==> inputs of v5 <==
Design b58_cliky, start of the top module:
module b58_cliky
	(
		CLOCK_50,						 
    KEY,
    SW,
    HEX0, HEX1, HEX2, HEX3, HEX4, HEX5, HEX6, HEX7,
		PLOT_X,
		PLOT_Y,
		PLOT_COLOUR,
		PLOT_EN
	);
Settings: LEC_CHECK=0, CAP_MARGIN=20, CORE_MARGIN=2, CORE_UTILIZATION=69, CTS_CLUSTER_DIAMETER=54, SETUP_SLACK_MARGIN=1.21, SLEW_MARGIN=20; clock period 11.3 ns.
run.sh (not shown) runs the stock make flow with config.mk's settings and CLKGATE_MAP_FILE=.
==> inputs of v14, as changes to v5 <==
Settings changed: ABC_AREA from default to 1, CELL_PAD_IN_SITES_GLOBAL_PLACEMENT from default to 0, CORE_UTILIZATION 69 to 70, CTS_CLUSTER_DIAMETER 54 to 30, CTS_CLUSTER_SIZE from default to 38, GPL_TIMING_DRIVEN from default to 1, SETUP_SLACK_MARGIN 1.21 to default.
==> flow/constraint.sdc (replaced) <==
create_clock -name core_clock -period 9.18 [get_ports {CLOCK_50}]
set_input_delay 1.8360 -clock core_clock [delete_from_list [all_inputs] [get_ports {CLOCK_50}]]
set_output_delay 1.8360 -clock core_clock [all_outputs]
set_load 0.01 [all_outputs]
==> run notes <==
impl run done, here's what came out: largest net degree at the start of global routing a little over 50, Initial Utilization 0.703, Final WS setup -0.774 ns, DR iter-0 viols roughly 4700, CORE AREA 0.0270 mm2, count of final setup violators 18, outcome finished with violations, R2R depth between 40 and 50, Fail Reasons setup timing, Design Power ~2.1 mW, n_diodes 5, syn_area_per_cell 7.24 um2
(the above is from v5)
==> run notes <==
yosys + openroad results -> First Err [ERROR GRT-0116] Global routing finished with congestion. Check the congestion regions in the DRC Viewer., syn_area_per_cell about 6.1 um2, Exit stage global routing (5_1_grt), placed cell area approximately 0.022 mm2, CTS Buffer Depth 3, routing usage on met2 0.946, CORE AREA 0.0261 mm2, outcome aborted with a tool error, dominant register cell dfxtp_1
(the above is from v14)

* * *

==> 09-08: inputs <==
Starting RTL as in the previous note.
Settings: LEC_CHECK=0, CAP_MARGIN=20, CELL_PAD_IN_SITES_GLOBAL_PLACEMENT=0, CORE_MARGIN=2, CORE_UTILIZATION=72, CTS_CLUSTER_DIAMETER=28, GPL_TIMING_DRIVEN=1, PLACE_DENSITY=0.91, SLEW_MARGIN=20; clock period 7.6 ns.
==> 01-12: changes against 09-08 <==
--- a/flow/config.mk
+++ b/flow/config.mk
@@ -6,10 +6,10 @@
 export NUM_CORES = 4
 export LEC_CHECK = 0
+export ABC_AREA = 1
 export CAP_MARGIN = 20
 export CELL_PAD_IN_SITES_GLOBAL_PLACEMENT = 0
 export CORE_MARGIN = 2
-export CORE_UTILIZATION = 72
-export CTS_CLUSTER_DIAMETER = 28
+export CORE_UTILIZATION = 65
+export CTS_CLUSTER_DIAMETER = 57
 export GPL_TIMING_DRIVEN = 1
-export PLACE_DENSITY = 0.91
 export SLEW_MARGIN = 20
==> flow/constraint.sdc (replaced) <==
create_clock -name core_clock -period 10.3 [get_ports {CLOCK_50}]
set_input_delay 2.0600 -clock core_clock [delete_from_list [all_inputs] [get_ports {CLOCK_50}]]
set_output_delay 2.0600 -clock core_clock [all_outputs]
set_load 0.01 [all_outputs]
==> 03-11: changes against 09-08 <==
==> flow/config.mk (replaced) <==
export PLATFORM = sky130hd
export DESIGN_NAME = b58_cliky
export DESIGN_NICKNAME = b58_cliky
export VERILOG_FILES = /design/flow/design.v
export SDC_FILE = /design/flow/constraint.sdc
export NUM_CORES = 4
export LEC_CHECK = 0
export CAP_MARGIN = 20
export CORE_MARGIN = 2
export CORE_UTILIZATION = 60
export SLEW_MARGIN = 20
==> flow/constraint.sdc (replaced) <==
create_clock -name core_clock -period 8.46 [get_ports {CLOCK_50}]
set_input_delay 1.6920 -clock core_clock [delete_from_list [all_inputs] [get_ports {CLOCK_50}]]
set_output_delay 1.6920 -clock core_clock [all_outputs]
set_load 0.01 [all_outputs]
==> comparison <==
Clock skew: 03-11 is higher than 01-12 (6.5 ps). In 01-12 the total power is lower than in 03-11, by 19%. Against 01-12, the sequential power of 03-11 is higher by 24%. Of 03-11 and 01-12, 03-11 has the higher hold slack (gap 15 ps). The lowest die size belongs to 09-08, the highest to 03-11. Against 03-11, the sequential share of layout area of 01-12 is higher by 0.45 points. 09-08 did not get past 5_1_grt. 01-12 completed, yet does not pass: setup timing. 03-11 finished but failed the layout checks on setup timing.

* * *

==> inputs of 12-09 <==
b58_cliky again, from the RTL that the note above started with.
==> flow/config.mk <==
export PLATFORM = sky130hd
export DESIGN_NAME = b58_cliky
export DESIGN_NICKNAME = b58_cliky
export VERILOG_FILES = /design/flow/design.v
export SDC_FILE = /design/flow/constraint.sdc
export NUM_CORES = 4
export LEC_CHECK = 0
export CAP_MARGIN = 20
export CORE_ASPECT_RATIO = 1.37
export CORE_MARGIN = 2
export CORE_UTILIZATION = 56
export CTS_CLUSTER_DIAMETER = 243
export MAX_ROUTING_LAYER = met4
export MIN_ROUTING_LAYER = met2
export PLACE_DENSITY_LB_ADDON = 0.2
export SLEW_MARGIN = 30
export TNS_END_PERCENT = 20
==> flow/constraint.sdc <==
create_clock -name core_clock -period 16.0 [get_ports {CLOCK_50}]
set_input_delay 3.2000 -clock core_clock [delete_from_list [all_inputs] [get_ports {CLOCK_50}]]
set_output_delay 3.2000 -clock core_clock [all_outputs]
set_load 0.01 [all_outputs]
==> 09-21: changes against 12-09 <==
==> flow/config.mk (replaced) <==
export PLATFORM = sky130hd
export DESIGN_NAME = b58_cliky
export DESIGN_NICKNAME = b58_cliky
export VERILOG_FILES = /design/flow/design.v
export SDC_FILE = /design/flow/constraint.sdc
export NUM_CORES = 4
export LEC_CHECK = 0
export CAP_MARGIN = 20
export CORE_MARGIN = 2
export CORE_UTILIZATION = 40
export PLACE_DENSITY = 0.6
export SLEW_MARGIN = 20
==> 04-28: changes against 12-09 <==
==> flow/config.mk (replaced) <==
export PLATFORM = sky130hd
export DESIGN_NAME = b58_cliky
export DESIGN_NICKNAME = b58_cliky
export VERILOG_FILES = /design/flow/design.v
export SDC_FILE = /design/flow/constraint.sdc
export NUM_CORES = 4
export LEC_CHECK = 0
export CAP_MARGIN = 20
export CORE_MARGIN = 2
export CORE_UTILIZATION = 26
export PLACE_DENSITY = 0.6
export SLEW_MARGIN = 20
==> flow/constraint.sdc (replaced) <==
create_clock -name core_clock -period 15.2 [get_ports {CLOCK_50}]
set_input_delay 3.0400 -clock core_clock [delete_from_list [all_inputs] [get_ports {CLOCK_50}]]
set_output_delay 3.0400 -clock core_clock [all_outputs]
set_load 0.01 [all_outputs]
==> comparison table <==
quantity                                                 09-21       04-28       12-09
Setup Slack @ Placement                                1.31 ns     1.65 ns     1.74 ns
Buffer-and-inverter tally for the worst setup path           3           2           2
Placement-stage cell area                           19800 um^2  20300 um^2  19600 um^2
Number of global-route vias before repair                18200       17300       27200
Smallest hold slack                                   0.446 ns    0.455 ns    0.453 ns
Clock Buffer Count                                          31          32          29
Area of the placeable core                          46800 um^2  72600 um^2  33300 um^2
Reported sequential group power                     0.000608 W  0.000638 W  0.000611 W
CP max stage delay                                     0.88 ns     0.89 ns     0.91 ns
Total length of routed met2 wires                     25800 um    24000 um    29700 um
Utilization after layout                                 0.441       0.293       0.615
Met3 layer usage reported by global route               0.0244      0.0172       0.532
Routed wire length                                    55100 um    54200 um    57900 um
Site row count                                              79          99          78
Slew of the pin with the lowest slew margin           0.940 ns     1.06 ns    0.994 ns
Share of the clock period used by the worst path         0.918       0.902       0.938
Net Sw Frac                                              0.314       0.313       0.321
Status                                timing/DRC/antenna clean  timing/DRC/antenna clean  timing/DRC/antenna clean
Routed wl met3                                         2460 um     2770 um    19900 um
Met1 demand-to-capacity share in global routing          0.280       0.196           0
Power and IR drop assume default switching activity.
